==> run a <==
==> flow/design.v <==
module RSA_IP #(parameter WIDTH = 3) (
    IN_P, IN_Q, IN_E,
    OUT_N, OUT_D 
);
input  [WIDTH-1:0]   IN_P, IN_Q;
input  [WIDTH*2-1:0] IN_E;
output [WIDTH*2-1:0] OUT_N, OUT_D;
genvar k ; 
assign OUT_N = IN_P * IN_Q ;
wire [WIDTH*2-2:0] phi_N ;
assign phi_N = (IN_P - 1) * (IN_Q - 1) ;
wire        [WIDTH*2-2:0] r        [0:2*WIDTH-1] ;
wire signed [WIDTH*2-1:0] t        [0:2*WIDTH-1] ;
wire        [4:0]         quotient [0:2*WIDTH-1] ;
assign r[0] = phi_N ;
assign t[0] = 0 ;
assign quotient[0] = 0 ;
assign r[1] = IN_E ;
assign t[1] = 1 ;
assign quotient[1] = 0 ;
generate
	for (k=2 ; k< (2*WIDTH) ; k=k+1) begin : gen_d_level
		assign quotient[k] = r[k-2]  /  r[k-1] ; 
		assign t[k] = (r[k-1] ==1)? t[k-1]         : t[k-2]  - quotient[k] * t[k-1] ;
		assign r[k] = (r[k-1] ==1)? 1 				: r[k-2]  - quotient[k] * r[k-1] ;
	end
endgenerate
assign OUT_D =(t[(2*WIDTH)-1] > 0 ) ? t[(2*WIDTH)-1] : t[(2*WIDTH)-1] + phi_N; 
endmodule
module RSA_TOP (
    clk, rst_n, in_valid,
    in_p, in_q, in_e, in_c,
    out_valid, out_m
);
input clk, rst_n, in_valid;
input [3:0] in_p, in_q;
input [7:0] in_e, in_c;
output reg out_valid;
output reg [7:0] out_m;
parameter WIDTH = 4 ;
parameter ST_IN = 0 ;
parameter ST_OUT = 1 ;  
reg current_state  ;
reg next_state  ;
reg  [WIDTH*2-1:0] c_text , c_wait_1 ;
reg  [WIDTH-1  :0] get_p, get_q ;
reg  [WIDTH*2-1:0] get_e ;
reg  [WIDTH*2-1:0] decrypted_text  ;
reg  [WIDTH*2-1:0] decrypted_text_wait_1  ;
wire [WIDTH*2-1:0] OUT_D, OUT_N ;
reg  [WIDTH*2-1:0] private_D , private_N ;
reg  [2:0] count_number ;
reg  [2:0] count_out ; 
integer i  ;
reg count_1 ;
always@(posedge clk, negedge rst_n)
begin
	if(!rst_n)
		begin
			count_1 <= 'd0 ;
		end
	else if (current_state == ST_IN)
		begin
			if (in_valid) begin
				if(count_1 !=1) 
					count_1 <= count_1 + 'd1 ;
			end
		end
	else
		count_1 <= 'd0 ;
end	
reg [2:0] count_8 ;
always@(posedge clk, negedge rst_n)
begin
	if(!rst_n)
		begin
			count_8 <= 'd0 ;
		end
	else if (current_state == ST_IN)
		begin
			if (in_valid) begin
				count_8 <= count_8 + 'd1 ;
			end
		end
	else if (current_state == ST_OUT)
		begin
			count_8 <= count_8 + 'd1 ;
		end
	else
		count_8 <= 'd0 ;
end
always@(posedge clk, negedge rst_n)
begin
	if(!rst_n)
		begin
			get_e <='d0;
			get_p <='d0;
			get_q <='d0;
		end
	else 
		begin
			if (count_1 == 0)
				begin
					get_e <= in_e ;
					get_p <= in_p ;
					get_q <= in_q ;
				end
		end	
end
always@(posedge clk, negedge rst_n)
begin
	if(!rst_n)
		begin
				c_text <= 'd0;
		end
	else if (current_state == ST_IN)
		begin
			if(in_valid ) 
				c_text <= in_c;
		end
end
always@ (posedge clk , negedge rst_n )begin
	if (!rst_n )begin
		c_wait_1 <= 'd0 ;
	end else begin
		c_wait_1 <= c_text ;
	end
end
always@(posedge clk, negedge rst_n)
begin
	if(!rst_n)begin
			private_D <= 'd0;
			private_N <= 'd0;
	end
	else if (current_state == ST_IN)begin
			if (count_1 == 1)begin
				private_D <= OUT_D;
				private_N <= OUT_N;
			end
	end
end
RSA_IP #(.WIDTH(WIDTH)) U0 ( .IN_P(get_p) , .IN_Q(get_q) , .IN_E(get_e) , .OUT_N (OUT_N) , .OUT_D (OUT_D) )  ; 
wire [WIDTH*2-1:0] a0 , a1  ;
wire [WIDTH*4-1:0] a0_square ;
assign a0 = c_wait_1 % private_N ;	 
assign a0_square = a0*a0 ;  
assign a1 = (a0_square)  % private_N ;	 
reg [WIDTH*2-1:0] pipe_a0 , pipe_a1 ;
always@(posedge clk , negedge rst_n)begin
	if (!rst_n)begin
		pipe_a0    <= 'd0 ;
		pipe_a1    <= 'd0 ;
	end else begin
		pipe_a0 <= a0 ;
		pipe_a1 <= a1 ;
	end
end
wire [WIDTH*2-1:0] a0_a1_value ; 
reg [WIDTH*2-1:0] tmp_1_to_2 ;
wire [WIDTH*2-1:0] a2, a3 ;
wire [WIDTH*4-1:0] pipe_a1_square  ;
wire [WIDTH*4-1:0] a2_square   ;
wire [WIDTH*4-1:0] pipe_a0_mult_a1 ;
assign pipe_a1_square  = (pipe_a1 * pipe_a1) ;
assign pipe_a0_mult_a1 = (pipe_a0 * pipe_a1) ; 
assign a2_square   = (a2      * a2 ) ; 
assign a0_a1_value = (pipe_a0_mult_a1  ) % private_N ; 
assign a2          = (pipe_a1_square   ) % private_N ;
assign a3      = (a2_square    ) % private_N ; 
always@(*)begin
	if (private_D[0] == 1  && private_D[1] == 1)begin
		tmp_1_to_2 = a0_a1_value ;
	end else if (private_D[0] == 1  && private_D[1] == 0)begin
		tmp_1_to_2 = pipe_a0 ;
	end else if (private_D[0] == 0  && private_D[1] == 1)begin
		tmp_1_to_2 = pipe_a1 ;
	end else begin   
		tmp_1_to_2 = 0 ;
	end
end
reg [WIDTH*2-1:0] pipe_a3 , pipe_tmp1 , pipe_a2;
always@(posedge clk , negedge rst_n)begin
	if (!rst_n)begin
		pipe_a3    <= 'd0 ;
		pipe_tmp1  <= 'd0 ;
		pipe_a2    <= 'd0 ;
	end else begin
		pipe_tmp1  <= tmp_1_to_2 ;
		pipe_a3    <= a3 ;
		pipe_a2    <= a2 ; 
	end
end
reg [WIDTH*2-1:0] tmp_2_to_3 ;
wire [WIDTH*2-1:0] a4, a5 ;
wire [WIDTH*4-1:0] pipe_a3_square  ;
wire [WIDTH*4-1:0] tmp_a4_square   ;
assign pipe_a3_square  = (pipe_a3 * pipe_a3 ) ;
assign tmp_a4_square   = (a4  * a4  ) ;
assign a4 = (pipe_a3_square )%private_N ; 
assign a5 = (tmp_a4_square  )%private_N ;
wire [WIDTH*4-1:0] pipe_a2_a3 ;
assign pipe_a2_a3 = pipe_a2 * pipe_a3 ; 
wire [WIDTH*2-1:0] a2_a3_value ;
assign a2_a3_value = pipe_a2_a3% private_N ; 
always@(*)begin
	if (private_D[2] == 1  && private_D[3] == 1)begin
		tmp_2_to_3 = a2_a3_value ;
	end else if (private_D[2] == 1  && private_D[3] == 0)begin
		tmp_2_to_3 = pipe_a2 ;
	end else if (private_D[2] == 0  && private_D[3] == 1)begin
		tmp_2_to_3 = pipe_a3 ;
	end else begin   
		tmp_2_to_3 = 0 ;
	end
end
reg [WIDTH*2-1:0] pipe_a5 , pipe_tmp2_0 , pipe_a4 , pipe_tmp2_1 ;
reg in_valid_3 ; 
always@(posedge clk , negedge rst_n)begin
	if (!rst_n)begin
		pipe_a5        <= 'd0 ;
		pipe_a4        <= 'd0 ;
		pipe_tmp2_0    <= 'd0 ;
		pipe_tmp2_1    <= 'd0 ;
	end else begin
		pipe_a5      <= a5 ;
		pipe_a4      <= a4 ;
		pipe_tmp2_0  <= pipe_tmp1 ; 
		pipe_tmp2_1  <= tmp_2_to_3 ; 
	end
end
reg [WIDTH*2-1:0] tmp_3_to_4_0 , tmp_3_to_4_1 ;
wire [WIDTH*2-1:0] a6 ;
wire [WIDTH*4-1:0] pipe_a5_square ;
assign pipe_a5_square = (pipe_a5 * pipe_a5 ) ;
assign a6     = (pipe_a5_square)%private_N ; 
wire [WIDTH*4-1:0] pipe_a4_a5 ;
assign pipe_a4_a5  = pipe_a4 * pipe_a5 ; 
wire [WIDTH*2-1:0] a4_a5_value ;
assign a4_a5_value = pipe_a4_a5 % private_N ; 
wire [WIDTH*4-1:0] pipe_tmp0_tmp1 ;
assign pipe_tmp0_tmp1 = pipe_tmp2_0 * pipe_tmp2_1 ; 
wire [WIDTH*2-1:0] tmp0_tmp1_value ;
assign tmp0_tmp1_value = pipe_tmp0_tmp1 % private_N ; 
always@(*)begin    
	if (private_D[4] == 1  && private_D[5] == 1)begin
		tmp_3_to_4_0 = a4_a5_value ;
	end else if (private_D[4] == 1  && private_D[5] == 0)begin
		tmp_3_to_4_0 = pipe_a4 ;
	end else if (private_D[4] == 0  && private_D[5] == 1)begin
		tmp_3_to_4_0 = pipe_a5 ;
	end else begin   
		tmp_3_to_4_0 = 0 ;
	end
end
always@(*)begin
	if (pipe_tmp2_0 == 0  && pipe_tmp2_1 == 0)begin
		tmp_3_to_4_1 = 0 ;
	end else if (pipe_tmp2_0 == 0 ) begin
		tmp_3_to_4_1 = pipe_tmp2_1 ;
	end else if (pipe_tmp2_1 == 0)begin
		tmp_3_to_4_1 = pipe_tmp2_0 ;
	end else begin  
		tmp_3_to_4_1 = tmp0_tmp1_value ;
	end
end
reg [WIDTH*2-1:0] pipe_a6 , pipe_tmp3_0 , pipe_tmp3_1 ;
always@(posedge clk , negedge rst_n)begin
	if (!rst_n)begin
		pipe_a6	     <= 'd0 ;
		pipe_tmp3_0  <= 'd0 ;
	 	pipe_tmp3_1  <= 'd0 ; 
	end else begin
		pipe_a6	      <= a6 ;
		pipe_tmp3_0   <= tmp_3_to_4_0 ; 
		pipe_tmp3_1   <= tmp_3_to_4_1 ; 
	end
end
reg [WIDTH*2-1:0] tmp_4_to_5 ; 
wire [WIDTH*4-1:0] pipe_tmp3_0_tmp3_1 ;
assign pipe_tmp3_0_tmp3_1 = pipe_tmp3_0 * pipe_tmp3_1 ;
wire [WIDTH*2-1:0] tmp3_0_tmp3_1_value ;
assign  tmp3_0_tmp3_1_value = pipe_tmp3_0_tmp3_1 % private_N ; 
always@(*)begin
	if (pipe_tmp3_0 == 0  && pipe_tmp3_1 == 0)begin
		tmp_4_to_5 = 0 ;
	end else if (pipe_tmp3_0 == 0 ) begin
		tmp_4_to_5 = pipe_tmp3_1 ;
	end else if (pipe_tmp3_1 == 0)begin
		tmp_4_to_5 = pipe_tmp3_0 ;
	end else begin  
		tmp_4_to_5 = tmp3_0_tmp3_1_value ;
	end
end
reg [WIDTH*2-1:0] pipe_tmp5_0, pipe_tmp5_1 ;
always@(posedge clk , negedge rst_n)begin
	if (!rst_n)begin
		pipe_tmp5_0 <= 'd0 ;
		pipe_tmp5_1 <= 'd0 ;
	end else begin
		pipe_tmp5_0 <= pipe_a6 ;
		pipe_tmp5_1 <= tmp_4_to_5 ; 
	end
end
reg [WIDTH*2-1:0] tmp_5_to_6 ; 
wire [WIDTH*4-1:0] pipe_tmp5_0_tmp5_1 ;
assign pipe_tmp5_0_tmp5_1 = pipe_tmp5_0 * pipe_tmp5_1 ;
wire [WIDTH*2-1:0] tmp5_0_tmp5_1_value ;
assign tmp5_0_tmp5_1_value = pipe_tmp5_0_tmp5_1 % private_N ; 
always@(*)begin
	if (private_D[6] == 0  && pipe_tmp5_1 == 0)begin
		tmp_5_to_6 = 0 ;
	end else if (private_D[6] == 0 ) begin
		tmp_5_to_6 = pipe_tmp5_1 ;
	end else if (pipe_tmp5_1 == 0)begin
		tmp_5_to_6 = pipe_tmp5_0 ;
	end else begin  
		tmp_5_to_6 = tmp5_0_tmp5_1_value ;
	end
end
always@(posedge clk , negedge rst_n)begin
	if (!rst_n)begin
		decrypted_text <= 'd0 ;
	end else begin
		decrypted_text <= tmp_5_to_6 ; 
	end
end
always@(posedge clk , negedge rst_n)
begin
	if(!rst_n)
		begin
			out_valid <= 'd0; 
			out_m     <= 'd0; 
		end
	else if (current_state == ST_OUT)
		begin
			out_valid <= 'd1 ;
			out_m	  <= decrypted_text ;
		end
	else 
		begin
			out_valid <= 'd0 ;
			out_m	  <= 'd0 ;
		end
end
always@ (posedge clk , negedge rst_n)
begin
	if (!rst_n ) begin
		current_state <= ST_IN ;
	end else begin
		current_state <= next_state ;
	end
end
always@(*)begin
	case(current_state)
		ST_IN : begin
				if (count_8 == 7 )
					next_state = ST_OUT ; 
				else 
					next_state = ST_IN ; 
		end
		ST_OUT : begin
				if (count_8 == 7)
					next_state = ST_IN ;
				else 
					next_state = ST_OUT ; 
		end
		default : next_state = ST_IN ; 
	endcase
end
endmodule
==> flow/run.sh <==
#!/bin/bash
# the make line also repeats each setting of config.mk as NAME=value (left out here)
make -C /OpenROAD-flow-scripts/flow DESIGN_CONFIG=/design/flow/config.mk WORK_HOME=/design/flow/orfs CLKGATE_MAP_FILE= finish
==> flow/config.mk <==
export PLATFORM = sky130hd
export DESIGN_NAME = RSA_TOP
export DESIGN_NICKNAME = RSA_TOP
export VERILOG_FILES = /design/flow/design.v
export SDC_FILE = /design/flow/constraint.sdc
export NUM_CORES = 4
export LEC_CHECK = 0
export ABC_AREA = 1
export CAP_MARGIN = 20
export CORE_ASPECT_RATIO = 0.69
export CORE_MARGIN = 2
export CORE_UTILIZATION = 62
export CTS_CLUSTER_DIAMETER = 340
export CTS_CLUSTER_SIZE = 95
export PLACE_DENSITY = 0.41
export SLEW_MARGIN = 20
export TNS_END_PERCENT = 5
==> flow/constraint.sdc <==
create_clock -name core_clock -period 37.0 [get_ports {clk}]
set_input_delay 7.4000 -clock core_clock [delete_from_list [all_inputs] [get_ports {clk}]]
set_output_delay 7.4000 -clock core_clock [all_outputs]
set_load 0.01 [all_outputs]
==> inputs of run b, as changes to run a <==
Settings changed: ABC_AREA 1 to unset, CORE_ASPECT_RATIO 0.69 to unset, CORE_UTILIZATION 62 to 68, CTS_CLUSTER_DIAMETER 340 to unset, CTS_CLUSTER_SIZE 95 to unset, PLACE_DENSITY 0.41 to unset, TNS_END_PERCENT 5 to unset.
==> flow/constraint.sdc (replaced) <==
create_clock -name core_clock -period 25.5 [get_ports {clk}]
set_input_delay 5.1000 -clock core_clock [delete_from_list [all_inputs] [get_ports {clk}]]
set_output_delay 5.1000 -clock core_clock [all_outputs]
set_load 0.01 [all_outputs]
==> inputs of run c, as changes to run a <==
Settings changed: ABC_AREA 1 to unset, CORE_ASPECT_RATIO 0.69 to unset, CORE_UTILIZATION 62 to 72, CTS_CLUSTER_DIAMETER 340 to unset, CTS_CLUSTER_SIZE 95 to 72, PLACE_DENSITY 0.41 to unset, PLACE_DENSITY_LB_ADDON set to 0.0, SETUP_SLACK_MARGIN set to 2.16.
==> flow/constraint.sdc (replaced) <==
create_clock -name core_clock -period 14.4 [get_ports {clk}]
set_input_delay 2.8800 -clock core_clock [delete_from_list [all_inputs] [get_ports {clk}]]
set_output_delay 2.8800 -clock core_clock [all_outputs]
set_load 0.01 [all_outputs]
==> comparison table <==
item                                                                                    run b                       run a                      run c
Standard-cell row count                                                                   145                         125                        141
Placed Instances                                                                        20500                       20480                          -
Die Span Y                                                                           399.5 um                    346.4 um                   388.4 um
Syn avg cell area                                                                   7.633 um2                   6.667 um2                  7.633 um2
Placement-stage worst setup slack                                                   -46.99 ns                   -27.45 ns                          -
Post-synth mux share                                                                   5.597%                     0.1675%                     5.597%
Count of distinct cell types in the synthesized netlist                                   139                          81                        139
Simple-Gate Fraction of Synth Area                                                     21.90%                      23.74%                     21.90%
Post-synthesis cell area                                                           106400 um2                  105400 um2                 106400 um2
Result of the run                                                   aborted with a tool error  complete, but fails checks  aborted with a tool error
Last stage reached                                                                    4_1_cts                           -               3_5_place_dp
Layout check failures                                                                       -        negative setup slack                          -
Xor-xnor portion of the synthesized cell area                                          6.005%                      10.58%                     6.005%
Die area                                                                           159600 um2                  173300 um2                 150800 um2
Cell with the most instances after synthesis                            sky130_fd_sc_hd__ha_1    sky130_fd_sc_hd__nand2_1      sky130_fd_sc_hd__ha_1
Post-synthesis cell count                                                               13940                       15800                      13940
Placeable core region                                                              155800 um2                  168600 um2                 147100 um2
Compound-gate portion of the synthesized area                                          23.89%                      16.99%                     23.89%
Yosys cell count                                                                        13940                       15800                      13940
Portion of synthesized cell area occupied by the leading cell type                     23.21%                      23.43%                     23.21%
Initial cell density of the core                                                       68.25%                      62.49%                     72.29%
Part of the Yosys area used for sequential elements                                    4.235%                      4.275%                     4.235%
DP HPWL                                                                             363200 um                   273700 um                          -
Standard cell area after detailed placement                                        146300 um2                  128100 um2                          -
Placer Congestion                                                                      0.9984                      0.9656                      1.023
Adder-cell share of the synthesized area                                               33.19%                      33.44%                     33.19%
Width of the chip                                                                    399.5 um                    500.3 um                   388.4 um
